Setup of try-quartz:
==> flow/design.v <==
module jt49_dcrm2 #(parameter sw=8) (
    input                clk,
    input                cen,
    input                rst,
    input         [sw-1:0]  din,
    output signed [sw-1:0]  dout
);
localparam dw=10;  
reg  signed [sw+dw:0] integ, exact, error;
reg  signed [sw:0] pre_dout;
reg signed [sw:0] q;
always @(*) begin
    exact = integ+error;
    q = exact[sw+dw:dw];
    pre_dout  = { 1'b0, din } - q;
end
assign dout = pre_dout[sw-1:0];
always @(posedge clk)
    if( rst ) begin
        integ <= {sw+dw+1{1'b0}};
        error <= {sw+dw+1{1'b0}};
    end else if( cen ) begin
        integ <= integ + pre_dout;  
        error <= exact-{q, {dw{1'b0}}};
    end
endmodule
module iir_1st_order
#(
	parameter COEFF_WIDTH = 18,
	parameter COEFF_SCALE = 15,
	parameter DATA_WIDTH  = 16,
	parameter COUNT_BITS  = 10
)
(
	input clk,
	input reset,
	input [COUNT_BITS - 1 : 0] div,
	input signed [COEFF_WIDTH - 1 : 0] A2, B1, B2,
   input signed [DATA_WIDTH - 1 :0] in,
   output [DATA_WIDTH - 1:0] out
);
	reg signed [DATA_WIDTH-1:0] x0,x1,y0;
	reg signed [DATA_WIDTH + COEFF_WIDTH - 1 : 0] out32;
	reg [COUNT_BITS - 1:0] count;
	assign out = y0;
	always @ (*) begin
		out32 <= (B1*x0 + B2*x1) - A2*y0;  
	end
	always @ (posedge clk) begin
		if(reset) begin
			count <= 0;
			x0 <= 0;
			x1 <= 0;
			y0 <= 0;
		end
		else begin
			count <= count + 1'd1;
			if (count == div - 1) begin
					count <= 0;
					y0 <= {out32[DATA_WIDTH + COEFF_WIDTH - 1] , out32[COEFF_SCALE + DATA_WIDTH - 2 : COEFF_SCALE]};
					x1 <= x0;
					x0 <= in;
			end
		end
	end
endmodule  
module iir_2nd_order
#(
	parameter COEFF_WIDTH = 18,
	parameter COEFF_SCALE = 14,
	parameter DATA_WIDTH  = 16,
	parameter COUNT_BITS  = 10
)
(
	input clk,
	input reset,
	input [COUNT_BITS - 1 : 0] div,
	input signed [COEFF_WIDTH - 1 : 0] A2, A3, B1, B2, B3,
   input signed [DATA_WIDTH - 1 : 0] in,
   output [DATA_WIDTH - 1 : 0] out
);
	reg signed [DATA_WIDTH-1 : 0] x0,x1,x2;
	reg signed [DATA_WIDTH-1 : 0] y0,y1;
	reg signed [(DATA_WIDTH + COEFF_WIDTH - 1) : 0] out32;
	reg [COUNT_BITS : 0] count;
	assign out = y0;
	always @ (*) begin
		out32 <= (B1*x0 + B2*x1 + B3*x2) - (A2*y0 + A3*y1);  
	end
	always @ (posedge clk) begin
		if(reset) begin
			count <=  0;
			x0 <= 0;
			x1 <= 0;
			x2 <= 0;
			y0 <= 0;
			y1 <= 0; 
		end
		else begin
			count <= count + 1'd1;
			if (count == div - 1) begin
					count <= 0;
					y1 <= y0;
					y0 <= {out32[DATA_WIDTH + COEFF_WIDTH - 1] , out32[(DATA_WIDTH + COEFF_SCALE - 2) : COEFF_SCALE]};
					x2 <= x1;
					x1 <= x0;
					x0 <= in;
			end
		end
	end
endmodule  
module arkanoid_lpf(
	input clk,
	input reset,
	input signed [15:0] in,
	output signed [15:0] out);
	wire [9:0] div = 10'd256;  
	wire signed [17:0] A2;
	wire signed [17:0] B2;
	wire signed [17:0] B1;
	wire signed [15:0] audio_post_lpf1;
	assign A2 = -18'd18211;
	assign B1 = 18'd7278;
	assign B2 = 18'd7278;
	iir_1st_order lpf6db(.clk(clk),
								.reset(reset),
								.div(div),
								.A2(A2),
								.B1(B1),
								.B2(B2),
								.in(in),
								.out(audio_post_lpf1)); 
	assign out = audio_post_lpf1;
endmodule
module arkanoid_audio
(
	input                clk_48m,
	input                reset,       
	input          [9:0] sound_raw,   
	input                pause,
	input                vol_boost,
	output signed [15:0] sound
);
reg [8:0] div;
always @(posedge clk_48m) begin
	if(!reset)
		div <= 9'd0;
	else
		div <= div + 9'd1;
end
wire dcrm_cen = !div;
wire signed [15:0] sound_dcrm;
jt49_dcrm2 #(16) dcrm
(
	.clk(clk_48m),
	.cen(dcrm_cen),
	.rst(~reset),
	.din({5'd0, sound_raw}),
	.dout(sound_dcrm)
);
wire signed [15:0] sound_filtered;
arkanoid_lpf lpf
(
	.clk(clk_48m),
	.reset(~reset),
	.in(sound_dcrm),
	.out(sound_filtered)
);
assign sound = pause ? 16'd0 : vol_boost ? (sound_filtered <<< 16'd5) : (sound_filtered <<< 16'd4);
endmodule
make LEC_CHECK=0 ABC_AREA=1 CAP_MARGIN=20 CELL_PAD_IN_SITES_DETAIL_PLACEMENT=2 CELL_PAD_IN_SITES_GLOBAL_PLACEMENT=3 CORE_ASPECT_RATIO=1.01 CORE_MARGIN=4 CORE_UTILIZATION=20 CTS_CLUSTER_DIAMETER=251 CTS_CLUSTER_SIZE=55 GPL_ROUTABILITY_DRIVEN=0 HOLD_SLACK_MARGIN=0.12 MAX_ROUTING_LAYER=met4 MIN_ROUTING_LAYER=met1 PLACE_DENSITY=0.94 SLEW_MARGIN=40 TNS_END_PERCENT=50 finish   # period 8.89 ns
run.sh (not shown) runs the stock make flow with config.mk's settings and CLKGATE_MAP_FILE=.
Although try-quartz finished all stages, its layout failed final checks on negative setup slack.
Input-level comparison between try-maple and try-quartz:
# try-quartz
export LEC_CHECK = 0
export ABC_AREA = 1
export CAP_MARGIN = 20
export CELL_PAD_IN_SITES_DETAIL_PLACEMENT = 2
export CELL_PAD_IN_SITES_GLOBAL_PLACEMENT = 3
export CORE_ASPECT_RATIO = 1.01
export CORE_MARGIN = 4
export CORE_UTILIZATION = 20
export CTS_CLUSTER_DIAMETER = 251
export CTS_CLUSTER_SIZE = 55
export GPL_ROUTABILITY_DRIVEN = 0
export HOLD_SLACK_MARGIN = 0.12
export MAX_ROUTING_LAYER = met4
export MIN_ROUTING_LAYER = met1
export PLACE_DENSITY = 0.94
export SLEW_MARGIN = 40
export TNS_END_PERCENT = 50
create_clock -name core_clock -period 8.89 [get_ports {clk_48m}]
# try-maple
export LEC_CHECK = 0
export CAP_MARGIN = 20
export CELL_PAD_IN_SITES_DETAIL_PLACEMENT = 0
export CORE_ASPECT_RATIO = 0.89
export CORE_MARGIN = 2
export CORE_UTILIZATION = 72
export CTS_CLUSTER_SIZE = 22
export GPL_ROUTABILITY_DRIVEN = 0
export HOLD_SLACK_MARGIN = -0.08
export MAX_ROUTING_LAYER = met4
export MIN_ROUTING_LAYER = met1
export PLACE_DENSITY_LB_ADDON = 0.09
export SLEW_MARGIN = 40
create_clock -name core_clock -period 8.89 [get_ports {clk_48m}]
### Flow results
The layout from try-maple, despite a flow that completed every stage, fails the layout checks, with the failing checks listed as negative setup slack.
| cell area after layout | try-maple vs try-quartz | better |
Max total area of multi-input combinational cells across try-quartz and try-maple: try-quartz
The faster design of the two is try-quartz; try-maple tops out lower.

---

// arkanoid_audio: RTL as listed in full above, without the edits since
Settings: LEC_CHECK=0, CAP_MARGIN=15, CORE_MARGIN=2, CORE_UTILIZATION=71, CTS_CLUSTER_DIAMETER=29, CTS_CLUSTER_SIZE=41, MAX_ROUTING_LAYER=met4, SETUP_SLACK_MARGIN=2.65, SLEW_MARGIN=20; clock period 9.59 ns.
The baseline finished clean.
==> next run, changes <==
Settings changed: CAP_MARGIN 15 to 20, CORE_UTILIZATION 71 to 40, CTS_CLUSTER_DIAMETER 29 to default, CTS_CLUSTER_SIZE 41 to default, MAX_ROUTING_LAYER met4 to default, SETUP_SLACK_MARGIN 2.65 to default.
Clock period 9.59 ns to 10.3 ns, I/O delays scaled along.
Result:
- register-to-register slack is better by 350 ps
- count of clock-buffer cells in the layout shrinks by 1
- setup slack gets better by 350 ps
- sequential power drops by 6.8%
- final area went down by 4.7%
- die area climbs by 76%
- wire length falls by 6.7%
- utilization is lower by 38 points
- hold slack barely changes
- first-iteration DRC count fell by 28%
==> next run, changes <==
Settings changed: CORE_UTILIZATION 40 to 71, SETUP_SLACK_MARGIN from default to -0.35.
Clock period 10.3 ns to 8.26 ns, I/O delays scaled along.
After rerunning: This time the run ran to the end with violations: setup timing. Cell count goes down by 2.0%. Die area goes down by 43%. Design area goes up by 11%. Wire length goes up by 17%. Worst hold slack hardly moves. Synthesized cell count is unchanged.
==> next run, changes <==
Settings changed: CORE_UTILIZATION 71 to 40, SETUP_SLACK_MARGIN -0.35 to default.
Clock period 8.26 ns to 20.0 ns, I/O delays scaled along.
=> This time the run went through all stages and came out clean. Setup slack gets better by 11000 ps. Clock-buffer cell count went down by 1. Synthesized cell count stays the same. Power went down by 59%. Routed wire length went down by 14%.

---

Setup of build 77:
Starts from the design.v that is shown in full above.
==> flow/config.mk <==
export PLATFORM = sky130hd
export DESIGN_NAME = arkanoid_audio
export DESIGN_NICKNAME = arkanoid_audio
export VERILOG_FILES = /design/flow/design.v
export SDC_FILE = /design/flow/constraint.sdc
export NUM_CORES = 4
export LEC_CHECK = 0
export ABC_AREA = 1
export CAP_MARGIN = 20
export CELL_PAD_IN_SITES_DETAIL_PLACEMENT = 2
export CORE_ASPECT_RATIO = 1.11
export CORE_MARGIN = 3
export CORE_UTILIZATION = 58
export CTS_CLUSTER_SIZE = 45
export HOLD_SLACK_MARGIN = 0.19
export SLEW_MARGIN = 20
export TNS_END_PERCENT = 40
==> flow/constraint.sdc <==
create_clock -name core_clock -period 17.0 [get_ports {clk_48m}]
set_input_delay 3.4000 -clock core_clock [delete_from_list [all_inputs] [get_ports {clk_48m}]]
set_output_delay 3.4000 -clock core_clock [all_outputs]
set_load 0.01 [all_outputs]
As the logs show, build 77 stopped at 3_5_place_dp after a tool error, so it never reached the end of the flow.
What build 30 does differently from build 77 at the input level:
Settings: removing ABC_AREA (formerly 1); changing CTS_CLUSTER_SIZE from 45 to 98; removing CORE_ASPECT_RATIO (formerly 1.11); setting CTS_CLUSTER_DIAMETER to 374 for the first time; changing CORE_MARGIN from 3 to 2; removing HOLD_SLACK_MARGIN (formerly 0.19); removing TNS_END_PERCENT (formerly 40); removing CELL_PAD_IN_SITES_DETAIL_PLACEMENT (formerly 2); changing CORE_UTILIZATION from 58 to 69; changing the clock period (ns, I/O delays scaled along) from 17.0 to 8.89.
## What came out
The log for build 77 ends in 3_5_place_dp with error DPL-0033, so the run never completed. The final report for build 30 shows a completed flow and a layout that fails verification, specifically negative setup slack. On core footprint, build 77 loses to build 30. Diff build 77 -> build 30 | vertical extent of the die | decrease of 33 um. Total cell area reported by yosys after synthesis: build 30 lower than build 77. As of build 30, area of the die had fallen by more than 10% compared to build 77. Synthesized instance count: build 30 lower than build 77. Cell count listed in synth_stat.txt (build 77 / build 30): 1.15.
diff inputs: build 30 => build 55
Settings: a deleted CTS_CLUSTER_DIAMETER that had been 374; an added GPL_ROUTABILITY_DRIVEN of 0; a change of SLEW_MARGIN from 20 to 5; an added MAX_ROUTING_LAYER of met4; a change of CTS_CLUSTER_SIZE from 98 to 55; an added CORE_ASPECT_RATIO of 0.89; an added PLACE_DENSITY_LB_ADDON of 0.09; an added CELL_PAD_IN_SITES_DETAIL_PLACEMENT of 2; a change of CORE_UTILIZATION from 69 to 20; an added HOLD_SLACK_MARGIN of 0.12; a change of CORE_MARGIN from 2 to 4; an added MIN_ROUTING_LAYER of met2.
Notes after the runs:
[flow] build 55 | stages: complete | final checks: fail | reason: negative setup slack. Between build 55 and build 30, the final hold slack does not differ in any meaningful way. In the tables for build 30 and build 55, worst setup slack reads lower with build 55. Build 55 vs build 30 — placeable core area climbed by more than 100%. Measured against each other, build 30 and build 55 differ in layout clock buffer count, the lower figure coming from build 30.
Input-level comparison between build 12 and build 55:
Settings: changing HOLD_SLACK_MARGIN from 0.12 to -0.08; changing SLEW_MARGIN from 5 to 0; changing CORE_UTILIZATION from 20 to 72; removing PLACE_DENSITY_LB_ADDON (formerly 0.09); changing CTS_CLUSTER_SIZE from 55 to 80; changing CELL_PAD_IN_SITES_DETAIL_PLACEMENT from 2 to 0; changing MIN_ROUTING_LAYER from met2 to met1; setting PLACE_DENSITY to 0.39 for the first time; changing CORE_MARGIN from 4 to 2.
Findings:
| build 55 | all stages done | FAIL | negative setup slack |. Build 12 had finished all stages when the layout checks came back failing, citing negative setup slack. Row number of filler instances in the final layout: build 12 lower / build 55 higher. Summary of build 12 over build 55: clock share of power shows no meaningful change, final worst-path cycle share shows a reduction of 0.58 points, well-tap cell count shows a reduction of 1047, final standard cell area without fillers shows a reduction of 2100 sq um. The combinational fraction of design power number comes out lower for build 12 vs build 55. lpf.lpf6db.x0[3]$_SDFFE_PN0P_ as the source of the critical timing path was reported by build 55, and lpf.lpf6db.x0[9]$_SDFFE_PN0P_ by build 12. Global-route usage: build 12 > build 55. Looking only at utilization, and setting everything else aside, the lower value of build 12 and build 55 goes to build 55. The higher number of optimization iterations in the first detailed-route pass came out of build 12. Build 12 vs build 55 — worst setup slack rose 0.052 ns.
The following lists how build 48 was set up differently from build 12:
Settings: putting SETUP_SLACK_MARGIN at 2.18 where nothing was set; swapping 80 for 25 in CTS_CLUSTER_SIZE; putting PLACE_DENSITY_LB_ADDON at 0.01 where nothing was set; putting CTS_CLUSTER_DIAMETER at 27 where nothing was set; clearing PLACE_DENSITY, which used to be 0.39; swapping 0 for 40 in SLEW_MARGIN.
Results
Build 48 completed end to end; final checks failed (negative setup slack).
NOTE non-clock buffer count build 12->build 48 increased by a little under 10%
The setup slack of build 48 is smaller than that of build 12.
On build 48: critical path depth is 1 lower than what build 12 gave.
Diff build 12 -> build 48 | met2 wire length | up by a little under 10%
Power is estimated from default activity; no workload was simulated.
